==> run K <==
Design CPU, start of the top module:
module CPU(input clk,rst,
           output [11:0] imem_addr, input [18:0] imem_data,
           output [7:0] dmem_addr, dmem_wdata, output dmem_we, dmem_re, input [7:0] dmem_rdata);
clock: 6.2 ns
lec_check: 0
cap_margin: 20
core_margin: 2
core_utilization: 66
setup_slack_margin: -0.47
slew_margin: 20
run.sh (not shown) runs the stock make flow with config.mk's settings and CLKGATE_MAP_FILE=.
==> run Z: changes against run K <==
- ABC_AREA: not set -> 1
- CORE_UTILIZATION: 66 -> 72
- CTS_CLUSTER_DIAMETER: not set -> 178
- CTS_CLUSTER_SIZE: not set -> 99
- SETUP_SLACK_MARGIN: -0.47 -> not set
==> flow/constraint.sdc (replaced) <==
create_clock -name core_clock -period 3.67 [get_ports {clk}]
set_input_delay 0.7340 -clock core_clock [delete_from_list [all_inputs] [get_ports {clk}]]
set_output_delay 0.7340 -clock core_clock [all_outputs]
set_load 0.01 [all_outputs]
==> out/qor.csv <==
stage,metric,value,unit
global_routing,grt_pass1_vias,12500,
setup_path,worstPathArrival,6.19,ns
sta,setup_viol,7,
cts,cts_resized,42,
outcome,violatedChecks,setup timing,
outcome,status,finished with violations,
pwr,intPower,3.67,mW
sta,hold_violations,0,
sta,fin_ws,-1.23,ns
sta,max_slew_margin,30.7,%
-- figures above: run K

==> out/qor.csv <==
stage,metric,value,unit
outcome,status,stopped before the end,
outcome,lastStage,global routing (5_1_grt),
outcome,tool.error,[ERROR GRT-0116] Global routing finished with congestion. Check the congestion regions in the DRC Viewer.,
cts,cts_sinks,174,
logic_synthesis,xor_share,2.18,%
placement,dp_cells,2203,
cts,cts_resized,213,
logic_synthesis,fa_ha_area_share,5.42,%
-- figures above: run Z


========
==> inputs of quartz <==
==> flow/design.v <==
`timescale 1ns/1ns
module adder_1(input[11:0] a ,output[11:0] out);
	wire[11:0] b = 12'b000000000001;
	assign out = a + b;
endmodule
module adder(input[11:0] a , b , output[11:0] out);
	assign out = a + b ;
endmodule
`timescale 1ns/1ns
module alu(input[2:0] fun , input[7:0] a,b ,input cin , output logic[7:0] out , output logic zero,cout);
	always @(fun,a,b,cin)begin
    cout = 1'b0;
    case(fun)
      3'b000 : {cout,out} = a + b ;
      3'b001 : {cout,out} = a + b + cin;
      3'b010 : {cout,out} = a - b;
		  3'b011 : {cout,out} = a - b + cin;
		  3'b100 : out = a & b;
		  3'b101 : out = a | b;
		  3'b110 : out = a ^ b;
		  3'b111 : out = ~(a & b);
    endcase
	end
  assign zero = (out == 8'b0) ? 1 : 0;
endmodule
module controller(input[5:0] code,input ze,c,rst,output reg pop,push,memorywrite,memoryread,writeReg,selRR2,selALU2,selpc,ldz,ldc,selz,selc,output reg [1:0] selWD,selRet,output reg [2:0]ALUfn);
  always @(ze,c,code,rst)begin
    pop <= 1'b0;
    push <= 1'b0;
    memorywrite <= 1'b0;
    memoryread <= 1'b0;
    writeReg<= 1'b0;
    selRR2<= 1'b0;
    selALU2<= 1'b0;
    selRet<= 2'b00;
    selpc<= 1'b0;
    ldz<= 1'b0;
    ldc<= 1'b0;
    selz <= 1'b0;
    selc <= 1'b0;
    selWD<= 2'b00;
    ALUfn <= 3'b000;
    if (~rst)begin
    if (code[5:4] == 2'b00) begin
      ALUfn <= code[3:1];
      ldz <= 1'b1;
      ldc <= 1'b1;
      selALU2 <= 1'b1;
      writeReg <= 1'b1;
    end
    if (code [5:4] == 2'b01) begin
      ALUfn <= code[3:1];
      ldz <= 1'b1;
      ldc <= 1'b1;
      writeReg <= 1'b1;
    end
    if (code[5:3] == 3'b110) begin
      selz <= 1'b1;
      selc <= 1'b1;
      ldz <= 1'b1;
      ldc <= 1'b1;
      selWD <= 2'b10;
      writeReg <= 1'b1;
    end
    if (code[5:3] == 3'b100) begin
      selRR2 <= 1'b1;
      ALUfn <= 3'b000;
      if (code [2:1] == 2'b00) begin
        memoryread <= 1'b1;
        selWD<= 2'b01;
        writeReg <= 1'b1;
      end
      if (code [2:1] == 2'b01)begin
        memorywrite<= 1'b1;
      end
    end
    if (code[5:3] == 3'b101) begin
      case(code[2:1])
        2'b00 : selpc <= ze?1:0;
        2'b01 : selpc <= ze?0:1;
        2'b10 : selpc <= c?1:0;
        2'b11 : selpc <= c?0:1;
      endcase
    end
    if (code[5:2] == 4'b1110)begin
      selRet <= 2'b10;
      selpc <= 1'b1;
      if (code[1] == 1'b1)
        push <= 1'b1;
    end
    if (code[5:0] == 6'b111100) begin
      pop <= 1'b1;
      selRet <=2'b01;
    end
    end
  end
endmodule
`timescale 1ns / 1ns
module signExtender(extend, extended );
	input[7:0] extend;
	output[11:0] extended;
	assign extended[7:0] = extend[7:0];
	assign extended[11:8] = {4{extend[7]}};
endmodule
module ff(input in,ld,clk,rst,output logic out);
  always@(posedge clk,posedge rst) begin
    if(rst)
      out <= 1'b0;
    else if(ld)
      out <= in;
  end
endmodule
`timescale 1ns/1ns
module mux2_12(input[11:0] a , b ,input sel , output[11:0] out);
	assign out = (sel) ? b : a ;
endmodule
module mux2_8(input[7:0] a , b , input sel , output[7:0] out);
	assign out = (sel) ? b : a ;
endmodule
module mux2_3(input[2:0] a , b , input sel , output[2:0] out);
	assign out = (sel) ? b : a ;
endmodule
module mux2_1(input a , b , input sel , output out);
	assign out = (sel) ? b : a ;
endmodule
module mux3(input[7:0] a , b , c,input[1:0] sel,output[7:0] out);
  assign out = (sel == 2'b00)?a:(sel == 2'b01)? b:c;
endmodule
module mux3_12(input[11:0] a , b , c,input[1:0] sel,output[11:0] out);
  assign out = (sel == 2'b00)?a:(sel == 2'b01)? b:c;
endmodule
module pc(input[11:0] in,input clk,rst,output logic[11:0] pc);
  always@(posedge clk,posedge rst)begin
    if (rst)
      pc <= 12'b0;
    else
      pc <= in;
  end
endmodule
module registerFile(input[2:0] RR1,RR2,WR,input[7:0] WD,input W,clk,rst,output logic [7:0] RD1,RD2);
  logic[7:0][7:0] registers;
  assign RD1 = registers[RR1];
  assign RD2 = registers[RR2];
  always @(posedge clk,posedge rst)begin
    if (rst)
      registers <= '0;
    else if (W)
      registers[WR] <= WD;
  end
endmodule
`timescale 1ns/1ns
module shiftReg(input[7:0] Data,input[2:0]sc,input[1:0]fn,output logic[7:0] out,output logic c,z);
  logic [15:0] rotl, rotr;
  assign rotl = {Data, Data} << sc;
  assign rotr = {Data, Data} >> sc;
  always@(*)begin
    c = 1'b0;
    case (fn)
      2'b00 : begin
        out = Data << sc;
        if (sc != 3'd0) c = Data[3'd0 - sc];
      end
      2'b01 : begin
        out = Data >> sc;
        if (sc != 3'd0) c = Data[sc - 3'd1];
      end
      2'b10 : out = rotl[15:8];
      default : out = rotr[7:0];
    endcase
  end
  assign z = out?0:1;
endmodule
module stack(input[11:0] in,input push,pop,clk,rst,output logic[11:0] out);
  logic[7:0][11:0] memory;
  assign out = memory[0];
  always@(posedge clk,posedge rst)begin
    if (rst)
      memory <= '0;
    else begin
      if(pop)begin
        for (int i=1; i<8; i++)begin
          memory[i-1] <= memory[i];
        end
        memory[7] <= 12'b0;
      end
      else if (push)begin
        for (int i=0; i<7; i++)begin
          memory[7-i] <= memory[6-i];
        end
        memory[0] <= in;
      end
    end
  end
endmodule
module datapath(input pop,push,memorywrite,memoryread,writeReg,selRR2,selALU2,selpc,ldz,ldc,selz,selc,input [1:0] selWD,selRet,input  [2:0]ALUfn,input clk,rst, output ze,c,output [5:0] code,
                output [11:0] imem_addr, input [18:0] imem_data, output [7:0] dmem_addr, dmem_wdata, input [7:0] dmem_rdata);
  wire [11:0] pc_1 , ret;
  stack Stack(pc_1,push,pop,clk,rst,ret);
  wire[11:0] f_pc,next_pc;
  wire [18:0] ins;
  mux3_12 pc_ret(f_pc , ret , ins[11:0] , selRet ,next_pc);
  wire[11:0] pc;
  pc PC(next_pc ,clk,rst,pc);
  assign imem_addr = pc;
  assign ins = imem_data;
  wire [11:0]extended;
  signExtender Ex(ins[7:0], extended );
  adder_1 In(pc ,pc_1);
  wire[11:0] apc;
  adder Add(pc_1 , extended , apc);
  mux2_12 pc1_apc(pc_1 , apc , selpc , f_pc);
  wire [2:0] RR2;
  mux2_3 sel_RR2(ins[7:5] , ins[13:11] , selRR2, RR2);
  wire [7:0] Out,RD,ALUOut,WD;
  mux3 sel_WD( ALUOut,RD,Out, selWD,WD);
  wire[7:0] RD1,RD2;
  registerFile RF(ins[10:8],RR2,ins[13:11],WD,writeReg,clk,rst,RD1,RD2);
  wire[7:0] ALU2;
  mux2_8 sel_ALU2(ins[7:0] , RD2, selALU2,ALU2);
  wire zero,carry;
  alu Alu(ALUfn ,RD1,ALU2 ,c ,ALUOut ,zero,carry);
  wire shc,shz;
  shiftReg Shr(RD1,ins[7:5],ins[15:14],Out,shc,shz);
  wire ff1;
  mux2_1 sel_z(zero,shz,selz , ff1);
  ff ff_z(ff1,ldz,clk,rst,ze);
  wire ff2;
  mux2_1 sel_c(carry,shc,selc , ff2);
  ff ff_c(ff2,ldc,clk,rst,c);
  assign dmem_addr = ALUOut;
  assign dmem_wdata = RD2;
  assign RD = dmem_rdata;
  assign code = ins[18:13];
endmodule
`timescale 1ns/1ns
module CPU(input clk,rst,
           output [11:0] imem_addr, input [18:0] imem_data,
           output [7:0] dmem_addr, dmem_wdata, output dmem_we, dmem_re, input [7:0] dmem_rdata);
  wire pop,push,memorywrite,memoryread,writeReg,selRR2,selALU2,selpc,ldz,ldc,selz,selc;
  wire[1:0] selWD,selRet;
  wire[2:0] ALUfn;
  wire ze,c;
  wire[5:0] code;
  datapath dp(pop,push,memorywrite,memoryread,writeReg,selRR2,selALU2,selpc,ldz,ldc,selz,selc,selWD,selRet,ALUfn,clk,rst, ze,c,code,
              imem_addr, imem_data, dmem_addr, dmem_wdata, dmem_rdata);
  controller cl( code, ze,c,rst, pop,push,memorywrite,memoryread,writeReg,selRR2,selALU2,selpc,ldz,ldc,selz,selc,selWD,selRet,ALUfn);
  assign dmem_we = memorywrite;
  assign dmem_re = memoryread;
endmodule
==> flow/run.sh <==
#!/bin/bash
# the make line also repeats each setting of config.mk as NAME=value (left out here)
make -C /OpenROAD-flow-scripts/flow DESIGN_CONFIG=/design/flow/config.mk WORK_HOME=/design/flow/orfs CLKGATE_MAP_FILE= finish
==> flow/config.mk <==
export PLATFORM = sky130hd
export DESIGN_NAME = CPU
export DESIGN_NICKNAME = CPU
export VERILOG_FILES = /design/flow/design.v
export SDC_FILE = /design/flow/constraint.sdc
export NUM_CORES = 4
export LEC_CHECK = 0
export ABC_AREA = 1
export CAP_MARGIN = 10
export CELL_PAD_IN_SITES_DETAIL_PLACEMENT = 0
export CORE_ASPECT_RATIO = 1.07
export CORE_MARGIN = 2
export CORE_UTILIZATION = 72
export CTS_CLUSTER_DIAMETER = 177
export CTS_CLUSTER_SIZE = 41
export HOLD_SLACK_MARGIN = 0.29
export MIN_ROUTING_LAYER = met1
export PLACE_DENSITY_LB_ADDON = 0.01
export SETUP_SLACK_MARGIN = -0.23
export SLEW_MARGIN = 20
==> flow/constraint.sdc <==
create_clock -name core_clock -period 5.67 [get_ports {clk}]
set_input_delay 1.1340 -clock core_clock [delete_from_list [all_inputs] [get_ports {clk}]]
set_output_delay 1.1340 -clock core_clock [all_outputs]
set_load 0.01 [all_outputs]
==> inputs of violet, as changes to quartz <==
==> flow/config.mk (replaced) <==
export PLATFORM = sky130hd
export DESIGN_NAME = CPU
export DESIGN_NICKNAME = CPU
export VERILOG_FILES = /design/flow/design.v
export SDC_FILE = /design/flow/constraint.sdc
export NUM_CORES = 4
export LEC_CHECK = 0
export ABC_AREA = 1
export CAP_MARGIN = 10
export CELL_PAD_IN_SITES_DETAIL_PLACEMENT = 0
export CORE_ASPECT_RATIO = 1.82
export CORE_MARGIN = 2
export CORE_UTILIZATION = 50
export CTS_CLUSTER_DIAMETER = 177
export CTS_CLUSTER_SIZE = 98
export MIN_ROUTING_LAYER = met1
export SLEW_MARGIN = 20
export TNS_END_PERCENT = 15
==> flow/constraint.sdc (replaced) <==
create_clock -name core_clock -period 5.66 [get_ports {clk}]
set_input_delay 1.1320 -clock core_clock [delete_from_list [all_inputs] [get_ports {clk}]]
set_output_delay 1.1320 -clock core_clock [all_outputs]
set_load 0.01 [all_outputs]
==> results <==
| metric | quartz | violet |
|---|---|---|
| Number of cells on the worst reg-to-reg path | 35 | 27 |
| Status | complete, but fails checks | complete, but fails checks |
| Layout check failures | negative setup slack | negative setup slack |
| Total Nets Final | 2058 | 2050 |
| Number of antenna violations at the first check in global routing | 2 | 0 |
| Final Cell Area | 15800 um2 | 16000 um2 |
| Slowest stage delay, CP | 0.33 ns | 0.58 ns |
| Sequential share of cell area | 0.276 | 0.272 |
| Post-cts sizing count | 65 | 160 |
| Critical path depth | 31 | 27 |
| Leak Pwr | 0.00771 uW | 0.00770 uW |
| Wire length on met3 | 6840 um | 2100 um |
| Metal-1 WL | 15800 um | 16700 um |
| Post-route clock skew | 0.0200 ns | 0.0169 ns |
| Start of the worst register-to-register path | dp.RF.registers[3] | dp.RF.registers[56] |
| Fp util | 0.728 | 0.509 |
| Worst slack, placed | -1.01 ns | -1.30 ns |
| Gpl congestion | 1.06 | 0.998 |
| Transition time at the pin with the least slew margin | 1.10 ns | 1.00 ns |
| Detailed Route WL | 50400 um | 46600 um |
| Clock slew seen by the registers of the worst setup and hold paths | 0.07 ns | 0.08 ns |
| Filler instances | 810 | 2301 |
Power is estimated from default activity; no workload was simulated.
